build 63:
// chip_top
module chip_top
  ( input          clk_i
  , input          reset_i
  , input          v_i
  , input  [31:0]  a_i
  , input  [31:0]  b_i
  , output         v_o
  , output [63:0]  c_o
  );
Size: ~3,800 cells after synthesis, roughly 130 flip-flops, about 130 I/O pins, roughly 36,000 um^2 of cells after synthesis.
clock: 5.62 ns
lec_check: 0
cap_margin: 20
core_aspect_ratio: 0.5
core_margin: 2
core_utilization: 72
cts_cluster_diameter: 205
cts_cluster_size: 95
place_density: 0.4
setup_slack_margin: 1.21
slew_margin: 20
tns_end_percent: 5
run.sh (not shown) runs the stock make flow with config.mk's settings and CLKGATE_MAP_FILE=.
Build 63: complete, dirty (negative setup slack)
Input-level comparison between build 88 and build 63:
==> flow/config.mk <==
export PLATFORM = sky130hd
export DESIGN_NAME = chip_top
export DESIGN_NICKNAME = chip_top
export VERILOG_FILES = /design/flow/design.v
export SDC_FILE = /design/flow/constraint.sdc
export NUM_CORES = 4
export LEC_CHECK = 0
export CAP_MARGIN = 40
export CORE_MARGIN = 2
export CORE_UTILIZATION = 72
export SLEW_MARGIN = 20
==> flow/constraint.sdc <==
create_clock -name core_clock -period 7.05 [get_ports {clk_i}]
set_input_delay 1.4100 -clock core_clock [delete_from_list [all_inputs] [get_ports {clk_i}]]
set_output_delay 1.4100 -clock core_clock [all_outputs]
set_load 0.01 [all_outputs]
STATUS run=build 88 STAGES=ALL_DONE FINAL_CHECKS=FAILED CAUSE=negative setup slack
Total die area delta (build 63 -> build 88): insignificant
Summary: with build 63 as the reference, maximum frequency in build 88 moved down slightly.
As of build 88, area occupied by multi-input gates had risen slightly compared to build 63.
Diff build 63 -> build 88: count of buffers added by post-CTS timing repair for setup went up, core utilization went up, vertical extent of the die went up.
Signed area change from the synthesized netlist to the final layout delta for build 88 relative to build 63: 0.77 points higher
The standard cells in build 88 occupy more silicon area than those in build 63 do.
Per the comparison of build 88 with build 63, minimum hold slack moved up.
--- input diff build 88..build 78 ---
diff --git a/flow/config.mk b/flow/config.mk
--- a/flow/config.mk
+++ b/flow/config.mk
@@ -10,2 +10,3 @@
 export CORE_UTILIZATION = 72
+export SETUP_SLACK_MARGIN = -0.28
 export SLEW_MARGIN = 20
==> flow/constraint.sdc <==
create_clock -name core_clock -period 6.86 [get_ports {clk_i}]
set_input_delay 1.3720 -clock core_clock [delete_from_list [all_inputs] [get_ports {clk_i}]]
set_output_delay 1.3720 -clock core_clock [all_outputs]
set_load 0.01 [all_outputs]
Findings:
Not one of build 88 and build 78 finished clean. Number of buffers and inverters on the critical path down 3 in build 78 wrt build 88. Changes observed in build 78 relative to build 88: via count went down 1,177.
Edits applied to the flow inputs when going from build 78 to build 90:
diff --git a/flow/config.mk b/flow/config.mk
--- a/flow/config.mk
+++ b/flow/config.mk
@@ -7,6 +7,5 @@
 export LEC_CHECK = 0
-export CAP_MARGIN = 40
+export CAP_MARGIN = 20
 export CORE_MARGIN = 2
-export CORE_UTILIZATION = 72
-export SETUP_SLACK_MARGIN = -0.28
+export CORE_UTILIZATION = 40
 export SLEW_MARGIN = 20
==> flow/constraint.sdc <==
create_clock -name core_clock -period 7.35 [get_ports {clk_i}]
set_input_delay 1.4700 -clock core_clock [delete_from_list [all_inputs] [get_ports {clk_i}]]
set_output_delay 1.4700 -clock core_clock [all_outputs]
set_load 0.01 [all_outputs]
### Flow results
Build 90 finished every stage and its layout cleared the timing, design-rule and antenna checks.
NOTE: count of placed standard cells in the final layout, fillers left out in build 90 exceeds that of build 78
Via count went down by a little under 10% going from build 78 to build 90.
Post-CTS setup buffer count on build 90 is down relative to build 78.
Total non-filler cell area in the finished layout sits higher in build 90 than in build 78.

chip_top again, from the RTL that the note above started with.
make LEC_CHECK=0 CAP_MARGIN=20 CORE_MARGIN=2 CORE_UTILIZATION=65 HOLD_SLACK_MARGIN=0.3 SETUP_SLACK_MARGIN=-0.2 SLEW_MARGIN=20 TNS_END_PERCENT=40 finish   # period 6.19 ns
The first run completed, yet does not pass: setup timing.
Rerun with:
- CAP_MARGIN: 20 -> 40
- CORE_UTILIZATION: 65 -> 72
- HOLD_SLACK_MARGIN: 0.3 -> not set
- SETUP_SLACK_MARGIN: -0.2 -> not set
- TNS_END_PERCENT: 40 -> not set
- clock period: 6.19 -> 7.27 ns (I/O delays scaled with it)
=> The new run reached the layout checks and failed them: setup timing. Die size drops by 9.6%. Global-route usage went up by 3.2 points. Synthesized area does not change. Wire length increases by 1.9%. Non-clock buffer count went down by 212. Register-to-register slack gains 1100 ps. Design area falls by 5.1%. Via count rose by 0.63%. Fmax is higher by 0.49%. Final cell count falls by 5.1%.
Rerun with:
- CORE_UTILIZATION: 72 -> 71
- CTS_CLUSTER_DIAMETER: not set -> 234
- CTS_CLUSTER_SIZE: not set -> 100
- TNS_END_PERCENT: not set -> 95
- clock period: 7.27 -> 7.5 ns (I/O delays scaled with it)
Outcome: Now the flow passed the timing, design-rule and antenna checks. Setup slack is better by 140 ps. Clock skew barely changes. Cell count is lower by 1.7%. Non-clock buffer count is lower by 89. Wire length is lower by 4.3%. Core utilization is lower by 3.6 points.
Rerun with:
- ABC_AREA: not set -> 1
- CAP_MARGIN: 40 -> 20
- CELL_PAD_IN_SITES_GLOBAL_PLACEMENT: not set -> 3
- CORE_MARGIN: 2 -> 9
- CORE_UTILIZATION: 71 -> 40
- CTS_CLUSTER_DIAMETER: 234 -> 391
- CTS_CLUSTER_SIZE: 100 -> 57
- HOLD_SLACK_MARGIN: not set -> 0.14
- MAX_ROUTING_LAYER: not set -> met5
- MIN_ROUTING_LAYER: not set -> met2
- TNS_END_PERCENT: 95 -> not set
=> Clock skew rose by 8.3 ps; die size rose by well over a third; global-route usage fell by 3.6 points; final cell count rose by well over a third; hold slack degrades by 35 ps; clock-buffer cell count fell by 1.
Rerun with:
- CELL_PAD_IN_SITES_GLOBAL_PLACEMENT: 3 -> not set
- CORE_MARGIN: 9 -> 2
- CORE_UTILIZATION: 40 -> 47
- CTS_CLUSTER_DIAMETER: 391 -> 235
- CTS_CLUSTER_SIZE: 57 -> 96
- HOLD_SLACK_MARGIN: 0.14 -> not set
- MAX_ROUTING_LAYER: met5 -> not set
- MIN_ROUTING_LAYER: met2 -> not set
- SLEW_MARGIN: 20 -> 0
- TNS_END_PERCENT: not set -> 25
What happened: Final area fell by 1.2%; maximum frequency increases by 1.2%; setup slack is better by 89 ps; non-clock buffer count increases by 1; final cell count fell by 3.1%; core utilization rose by 6.9 points; area after synthesis does not change.
Rerun with:
- ABC_AREA: 1 -> not set
- CORE_MARGIN: 2 -> 6
- CORE_UTILIZATION: 47 -> 40
- CTS_CLUSTER_DIAMETER: 235 -> not set
- CTS_CLUSTER_SIZE: 96 -> 14
- GPL_TIMING_DRIVEN: not set -> 0
- HOLD_SLACK_MARGIN: not set -> 0.15
- PLACE_DENSITY_LB_ADDON: not set -> 0.07
- SLEW_MARGIN: 0 -> 20
- TNS_END_PERCENT: 25 -> not set
Result: With this change the flow finished with setup timing left. Final cell count fell by 17%. Synthesized cell count fell by 25%. Wire length rose by 28%. Non-clock buffer count rose by 158. Critical path depth rose by 3. Worst setup slack degrades by 440 ps. Global-route usage rose by 1.8 points.

Starting RTL as in the previous note.
export LEC_CHECK = 0
export CAP_MARGIN = 30
export CORE_MARGIN = 2
export CORE_UTILIZATION = 70
export CTS_CLUSTER_DIAMETER = 332
export CTS_CLUSTER_SIZE = 32
export HOLD_SLACK_MARGIN = 0.12
export MAX_ROUTING_LAYER = met4
export MIN_ROUTING_LAYER = met1
export PLACE_DENSITY_LB_ADDON = 0.28
export SETUP_SLACK_MARGIN = 1.59
export SLEW_MARGIN = 20
create_clock -name core_clock -period 5.39 [get_ports {clk_i}]
The baseline died in global routing.
Change:
Settings changed: SETUP_SLACK_MARGIN 1.59 to 2.17.
Clock period 5.39 ns to 8.77 ns, I/O delays scaled along.
Outcome:
- The new run finished with timing, DRC and antenna clean
- die size stays the same
- synthesized cell count stays the same
- synthesized area stays the same
Change:
Settings changed: CAP_MARGIN 30 to 20, CORE_UTILIZATION 70 to 72, CTS_CLUSTER_DIAMETER 332 to default, CTS_CLUSTER_SIZE 32 to default, HOLD_SLACK_MARGIN 0.12 to default, MAX_ROUTING_LAYER met4 to default, MIN_ROUTING_LAYER met1 to default, PLACE_DENSITY from default to 0.67, PLACE_DENSITY_LB_ADDON 0.28 to default, SETUP_SLACK_MARGIN 2.17 to default.
Clock period 8.77 ns to 4.08 ns, I/O delays scaled along.
What happened: This time the run died in global routing on GRT-0232; die size decreases by 2.7%; area after synthesis is unchanged; synthesized cell count is unchanged.
Change:
Settings changed: CORE_UTILIZATION 72 to 65, PLACE_DENSITY 0.67 to default.
Clock period 4.08 ns to 6.12 ns, I/O delays scaled along.
The new run finished but fails on setup timing.
Synthesized cell count is unchanged.
Die size is higher by roughly a tenth.
Area after synthesis is unchanged.

Setup of sierra:
Starting RTL as in the previous note.
==> flow/config.mk <==
export PLATFORM = sky130hd
export DESIGN_NAME = chip_top
export DESIGN_NICKNAME = chip_top
export VERILOG_FILES = /design/flow/design.v
export SDC_FILE = /design/flow/constraint.sdc
export NUM_CORES = 4
export LEC_CHECK = 0
export CAP_MARGIN = 40
export CORE_MARGIN = 2
export CORE_UTILIZATION = 72
export SETUP_SLACK_MARGIN = -0.03
export SLEW_MARGIN = 20
==> flow/constraint.sdc <==
create_clock -name core_clock -period 7.03 [get_ports {clk_i}]
set_input_delay 1.4060 -clock core_clock [delete_from_list [all_inputs] [get_ports {clk_i}]]
set_output_delay 1.4060 -clock core_clock [all_outputs]
set_load 0.01 [all_outputs]
Completing all stages was not enough for sierra: its layout failed the final checks because of setup timing.
Inputs modified between sierra and cedar:
Settings: a deleted SETUP_SLACK_MARGIN that had been -0.03; a change of CAP_MARGIN from 40 to 20; a change of CORE_UTILIZATION from 72 to 66; a change of the clock period (ns, I/O delays scaled along) from 7.03 to 6.23.
==> results <==
Taking sierra as the reference point, the largest stage delay on the critical path of cedar falls by 0.03 ns. Complete run, failing final checks: cedar, reason setup timing. Higher worst reg-to-reg path cell count among sierra and cedar: cedar. Relative to sierra, the worst path setup slack after routing of cedar is lower by 0.52 ns. When cedar is measured against sierra, its headroom to the max-slew limit turns out 8.0 points higher. Going from sierra to cedar, fmax picked up an extra 0.0050 GHz; post-synthesis to final-layout area growth picked up an extra 4.4 points; number of antenna diodes lost 6; routed wire length lost about 6%.

Starting RTL as in the previous note.
// chip_top
module chip_top
  ( input          clk_i
  , input          reset_i
  , input          v_i
  , input  [31:0]  a_i
  , input  [31:0]  b_i
  , output         v_o
  , output [63:0]  c_o
  );
Settings: LEC_CHECK=0, CAP_MARGIN=10, CELL_PAD_IN_SITES_DETAIL_PLACEMENT=1, CORE_MARGIN=9, CORE_UTILIZATION=64, CTS_CLUSTER_DIAMETER=233, CTS_CLUSTER_SIZE=71, GPL_TIMING_DRIVEN=0, HOLD_SLACK_MARGIN=0.29, MAX_ROUTING_LAYER=met4, MIN_ROUTING_LAYER=met2, PLACE_DENSITY=0.36, SLEW_MARGIN=0, TNS_END_PERCENT=65; clock period 7.5 ns.
The starting point failed in 4_1_cts, error DPL-0033.
Next try:
- CAP_MARGIN: 10 -> 20
- CORE_MARGIN: 9 -> 6
- CORE_UTILIZATION: 64 -> 15
- CTS_CLUSTER_SIZE: 71 -> 14
- MAX_ROUTING_LAYER: met4 -> not set
- MIN_ROUTING_LAYER: met2 -> not set
- PLACE_DENSITY: 0.36 -> not set
- PLACE_DENSITY_LB_ADDON: not set -> 0.07
- SLEW_MARGIN: 0 -> 20
Result:
- The changed run finished but fails on negative setup slack
- synthesized area does not change
- die area came out higher to 3.9 times its value
- synthesized cell count does not change
Next try:
- CELL_PAD_IN_SITES_DETAIL_PLACEMENT: 1 -> not set
- CORE_MARGIN: 6 -> 2
- CORE_UTILIZATION: 15 -> 40
- CTS_CLUSTER_DIAMETER: 233 -> not set
- CTS_CLUSTER_SIZE: 14 -> not set
- GPL_TIMING_DRIVEN: 0 -> not set
- HOLD_SLACK_MARGIN: 0.29 -> not set
- PLACE_DENSITY_LB_ADDON: 0.07 -> not set
- TNS_END_PERCENT: 65 -> not set
This time the run produced a clean layout.
Die area drops by 63%.
Non-clock buffer count climbs by 37.
Fmax climbs by 8.9%.
Next try:
- ABC_AREA: not set -> 1
- CORE_ASPECT_RATIO: not set -> 1.31
- CORE_UTILIZATION: 40 -> 32
- CTS_CLUSTER_DIAMETER: not set -> 301
- CTS_CLUSTER_SIZE: not set -> 96
- SLEW_MARGIN: 20 -> 0
- TNS_END_PERCENT: not set -> 25
The new run passed the timing, design-rule and antenna checks.
Worst setup slack gets better by 0.053 ns.
Critical path depth does not change.
Core utilization drops by 12 points.
Maximum frequency went up by 0.73%.
Global-route usage decreases by 4.1 points.
Register-to-register slack improves by 0.05 ns.

Starting RTL as in the previous note.
Design chip_top, start of the top module:
module chip_top
  ( input          clk_i
  , input          reset_i
  , input          v_i
  , input  [31:0]  a_i
  , input  [31:0]  b_i
  , output         v_o
  , output [63:0]  c_o
  );
clock: 8.9 ns
lec_check: 0
abc_area: 1
cap_margin: 20
cell_pad_in_sites_detail_placement: 1
cell_pad_in_sites_global_placement: 0
core_aspect_ratio: 1.77
core_margin: 2
core_utilization: 19
cts_cluster_diameter: 354
gpl_routability_driven: 0
max_routing_layer: met5
min_routing_layer: met1
place_density_lb_addon: 0.06
setup_slack_margin: 0.45
slew_margin: 0
tns_end_percent: 90
The first run completed with no timing, DRC or antenna violations.
Edit:
- CELL_PAD_IN_SITES_DETAIL_PLACEMENT: 1 -> not set
- CELL_PAD_IN_SITES_GLOBAL_PLACEMENT: 0 -> not set
- CORE_ASPECT_RATIO: 1.77 -> not set
- CORE_UTILIZATION: 19 -> 30
- CTS_CLUSTER_DIAMETER: 354 -> 337
- CTS_CLUSTER_SIZE: not set -> 96
- GPL_ROUTABILITY_DRIVEN: 0 -> not set
- MAX_ROUTING_LAYER: met5 -> not set
- MIN_ROUTING_LAYER: met1 -> not set
- PLACE_DENSITY_LB_ADDON: 0.06 -> not set
- SETUP_SLACK_MARGIN: 0.45 -> not set
- TNS_END_PERCENT: 90 -> 25
- clock period: 8.9 -> 7.5 ns (I/O delays scaled with it)
- global-route usage increases by 1.2 points
- fmax increases by about 10%
- wire length decreases by 32%
- cell area decreases by about 2.8%
- critical path depth increases by 3
Edit:
- ABC_AREA: 1 -> not set
- CAP_MARGIN: 20 -> 0
- CORE_UTILIZATION: 30 -> 70
- CTS_CLUSTER_DIAMETER: 337 -> 234
- CTS_CLUSTER_SIZE: 96 -> 100
- SLEW_MARGIN: 0 -> 20
- TNS_END_PERCENT: 25 -> 10
Result: Sequential share of layout area grows by 0.58 points. Wire length shrinks by 11%. Final area fell by 7.8%. Worst hold slack gains 0.062 ns. Clock-buffer cell count grows by 1. Global-route usage rises by 22 points. Synthesized cell count decreases by 25%. Via count went down by 10%.
Edit:
- ABC_AREA: not set -> 1
- CAP_MARGIN: 0 -> 20
- CORE_UTILIZATION: 70 -> 72
- CTS_CLUSTER_DIAMETER: 234 -> 235
- CTS_CLUSTER_SIZE: 100 -> 96
- PLACE_DENSITY_LB_ADDON: not set -> 0.24
- SLEW_MARGIN: 20 -> 0
- TNS_END_PERCENT: 10 -> 25
=>
- The new run finished clean
- cell area climbs by 4.8%
- sequential share of layout area went down by 0.41 points
- synthesized cell count rose by 33%
- synthesized area goes up by 7.8%
- wire length grows by 3.6%
- global-route usage hardly moves
- non-clock buffer count shrinks by 59
Edit:
- CELL_PAD_IN_SITES_GLOBAL_PLACEMENT: not set -> 3
- CORE_UTILIZATION: 72 -> 30
- CTS_CLUSTER_DIAMETER: 235 -> 253
- PLACE_DENSITY: not set -> 0.87
- PLACE_DENSITY_LB_ADDON: 0.24 -> not set
Outcome:
- via count came out lower by a few percent
- design area went up by a few percent
- count of clock-buffer cells in the layout falls by 1
- area after synthesis is unchanged
- synthesized cell count stays the same
- sequential share of layout area fell by 0.20 points
- routed wire length went up by about a fifth
- die size rises by well over a third
- utilization drops by 45 points
- first-iteration DRC count goes down by well over a third
Edit:
- ABC_AREA: 1 -> not set
- CELL_PAD_IN_SITES_GLOBAL_PLACEMENT: 3 -> not set
- CORE_UTILIZATION: 30 -> 62
- CTS_CLUSTER_DIAMETER: 253 -> 234
- CTS_CLUSTER_SIZE: 96 -> 100
- PLACE_DENSITY: 0.87 -> not set
- SLEW_MARGIN: 0 -> 20
- TNS_END_PERCENT: 25 -> not set
What happened: The new run finished with timing, DRC and antenna clean; cell area came out lower by 6.6%; utilization climbs by 36 points; global-route usage climbs by 16 points; worst hold slack improved by 0.039 ns; synthesized cell count went down by 25%; routed wire length came out lower by 16%; cell count drops by 31%.
